==> exp/cedar: inputs <==
Design RandomNumberGenerator, start of the top module:
module RandomNumberGenerator(clk, rst, load, key_x, seed_r, seed_g, seed_b, Rout, Gout, Bout, Key_ready);
    input wire clk;
    input wire rst;
    input wire load;                  
    input wire [15:0] key_x;          
    input wire [15:0] seed_r;         
    input wire [15:0] seed_g;
    input wire [15:0] seed_b;
    output reg [7:0] Rout;
    output reg [7:0] Gout;
    output reg [7:0] Bout;
    output reg Key_ready;
    wire Rout_bit;
    wire Gout_bit;
    wire Bout_bit;
    reg[15:0] Rlfsr;
    reg[15:0] Glfsr;
    reg[15:0] Blfsr;
    reg [2:0] bit_count;
    wire Rfeedback_lfsr;
    wire Gfeedback_lfsr;
    wire Bfeedback_lfsr;
    wire Rout_lfsr;
    wire Gout_lfsr;
    wire Bout_lfsr;
    reg signed [15:0] x; 
    reg signed [31:0] x_square; 
    reg signed [31:0] x_mult;  
    reg signed [15:0] x_next;
    wire out_chaotic;
    assign Rfeedback_lfsr = Rlfsr[15] ^ Rlfsr[13] ^ Rlfsr[12] ^ Rlfsr[10]; 
    assign Gfeedback_lfsr = Glfsr[15] ^ Glfsr[13] ^ Glfsr[12] ^ Glfsr[10]; 
    assign Bfeedback_lfsr = Blfsr[15] ^ Blfsr[13] ^ Blfsr[12] ^ Blfsr[10]; 
    assign Rout_lfsr = Rlfsr[15];
    assign Gout_lfsr = Glfsr[15];
    assign Bout_lfsr = Blfsr[15];
    assign out_chaotic = x_next[15];
    assign Rout_bit = Rout_lfsr ^ out_chaotic;
    assign Gout_bit = Gout_lfsr ^ out_chaotic;
    assign Bout_bit = Bout_lfsr ^ out_chaotic;
    always @(posedge clk or posedge rst) begin
        if (rst) begin
            Rlfsr <= 16'b0000000000000001;
            Glfsr <= 16'b0000000000000010;
            Blfsr <= 16'b0000000000000011;
  ...
make LEC_CHECK=0 ABC_AREA=1 CAP_MARGIN=20 CELL_PAD_IN_SITES_DETAIL_PLACEMENT=0 CELL_PAD_IN_SITES_GLOBAL_PLACEMENT=1 CORE_ASPECT_RATIO=1.3 CORE_MARGIN=2 CORE_UTILIZATION=66 CTS_CLUSTER_SIZE=20 GPL_ROUTABILITY_DRIVEN=1 GPL_TIMING_DRIVEN=0 MAX_ROUTING_LAYER=met5 MIN_ROUTING_LAYER=met2 PLACE_DENSITY=0.74 SETUP_SLACK_MARGIN=1.33 SLEW_MARGIN=20 TNS_END_PERCENT=55 finish   # period 4.91 ns
run.sh (not shown) runs the stock make flow with config.mk's settings and CLKGATE_MAP_FILE=.
==> inputs of exp/juniper, as changes to exp/cedar <==
- ABC_AREA: 1 -> 0
- CELL_PAD_IN_SITES_DETAIL_PLACEMENT: 0 -> 2
- CORE_ASPECT_RATIO: 1.3 -> 0.67
- GPL_ROUTABILITY_DRIVEN: 1 -> 0
- GPL_TIMING_DRIVEN: 0 -> 1
- TNS_END_PERCENT: 55 -> 50
==> inputs of exp/raven, as changes to exp/cedar <==
- ABC_AREA: 1 -> default
- CELL_PAD_IN_SITES_DETAIL_PLACEMENT: 0 -> default
- CELL_PAD_IN_SITES_GLOBAL_PLACEMENT: 1 -> default
- CORE_ASPECT_RATIO: 1.3 -> default
- CORE_UTILIZATION: 66 -> 58
- CTS_CLUSTER_SIZE: 20 -> default
- GPL_ROUTABILITY_DRIVEN: 1 -> default
- GPL_TIMING_DRIVEN: 0 -> default
- MAX_ROUTING_LAYER: met5 -> default
- MIN_ROUTING_LAYER: met2 -> default
- PLACE_DENSITY: 0.74 -> default
- SETUP_SLACK_MARGIN: 1.33 -> default
- TNS_END_PERCENT: 55 -> default
==> flow/constraint.sdc (replaced) <==
create_clock -name core_clock -period 5.03 [get_ports {clk}]
set_input_delay 1.0060 -clock core_clock [delete_from_list [all_inputs] [get_ports {clk}]]
set_output_delay 1.0060 -clock core_clock [all_outputs]
set_load 0.01 [all_outputs]
==> reports/results.ini <==
[run_status]
so_faults=negative setup slack
outcome=finished with violations

[timing]
postLayoutSetupSlackWorst_ns=-0.736
setup_violations=16

[yosys]
xor_share_pct=2.68

-- figures above: exp/raven

==> reports/results.ini <==
[yosys]
synth.top_cell.area_share_pct=31.8
xor_share_pct=1.37
synth.comb.largest_family=adder cells
synth-main-ff-cell=dfrtp_1
topCellsByArea=fa_1 32%, dfrtp_1 22%, inv_1 12%
synth_cell_types=35

[run_status]
stop_stage=global placement (3_3_place_gp)
flow.first_error=[ERROR GPL-0301] Utilization 102.519 % exceeds 100%.
outcome=did not finish

[die]
ios=92

-- figures above: exp/cedar

==> reports/results.ini <==
[yosys]
xor_share_pct=2.68
synth.comb.largest_family=adder cells
synth_area_leader_cell=fa_1
ys_sh_aoi_pct=2.83
synthMuxAreaShare_pct=5.60

[run_status]
flow.first_error=Error: detail_place.tcl, 38 bad optional access
stop_stage=detailed placement (3_5_place_dp)
outcome=did not finish

-- figures above: exp/juniper


* * *

==> inputs of try-violet <==
Starting RTL as in the previous note.
==> flow/config.mk <==
export PLATFORM = sky130hd
export DESIGN_NAME = RandomNumberGenerator
export DESIGN_NICKNAME = RandomNumberGenerator
export VERILOG_FILES = /design/flow/design.v
export SDC_FILE = /design/flow/constraint.sdc
export NUM_CORES = 4
export LEC_CHECK = 0
export CAP_MARGIN = 0
export CORE_ASPECT_RATIO = 0.5
export CORE_MARGIN = 8
export CORE_UTILIZATION = 58
export CTS_CLUSTER_DIAMETER = 221
export CTS_CLUSTER_SIZE = 99
export PLACE_DENSITY = 0.46
export SETUP_SLACK_MARGIN = -0.99
export SLEW_MARGIN = 20
export TNS_END_PERCENT = 5
==> flow/constraint.sdc <==
create_clock -name core_clock -period 10.0 [get_ports {clk}]
set_input_delay 2.0000 -clock core_clock [delete_from_list [all_inputs] [get_ports {clk}]]
set_output_delay 2.0000 -clock core_clock [all_outputs]
set_load 0.01 [all_outputs]
==> inputs of try-indigo, as changes to try-violet <==
ABC_AREA = 1   (was default)
CORE_ASPECT_RATIO = default   (was 0.5)
CORE_MARGIN = 2   (was 8)
CORE_UTILIZATION = 23   (was 58)
CTS_CLUSTER_DIAMETER = default   (was 221)
CTS_CLUSTER_SIZE = 79   (was 99)
GPL_ROUTABILITY_DRIVEN = 0   (was default)
HOLD_SLACK_MARGIN = 0.2   (was default)
PLACE_DENSITY = default   (was 0.46)
SETUP_SLACK_MARGIN = default   (was -0.99)
SLEW_MARGIN = 10   (was 20)
==> summary.txt <==
yosys + openroad results -> Worst EP required ~10000 ps, Non-Clock Inverter Count 455, chip width around 250 µm, critical-path cell list nand2_1 > inv_1 > fa_1 > inv_1 > fa_1 > inv_1 > fa_1 > fa_1 > fa_1 > fa_1 > ha_1 > nand2_1 > inv_1 > nand3_1 > nor3_1 > nand4_1 > nand3_1 > nand2_1 > inv_1 > nor2_1, Syn Nets between 2000 and 2500, Worst EP arrival between 6000 and 7000 ps, logic share of the area 0.525, top cells by area fa_1 32%, dfrtp_1 22%, inv_1 12%, status no timing/DRC/antenna violations, min-delay src x_mult[21], 1st-iter DRT viols 484
The numbers above come from try-indigo.

==> summary.txt <==
yosys + openroad results -> status no timing/DRC/antenna violations, most instantiated library cell after synthesis inv_1, Non-Clock Inverter Count between 300 and 400, critical-path cell list inv_1 > nor2_1 > fa_1 > inv_1 > fa_1 > inv_1 > fa_1 > fa_1 > fa_1 > fa_1 > ha_1 > and3_1 > a22o_1 > a21oi_2 > a211oi_4 > o41ai_2 > mux2_1, Worst EP arrival roughly 7500 ps, 1st-iter DRT viols about 460, Worst EP required 10310 ps, top cells by area fa_1 34%, dfrtp_1 24%, inv_1 9.0%, logic share of the area 0.554, clkbuf count 18, chip width roughly 230 µm
The numbers above come from try-violet.

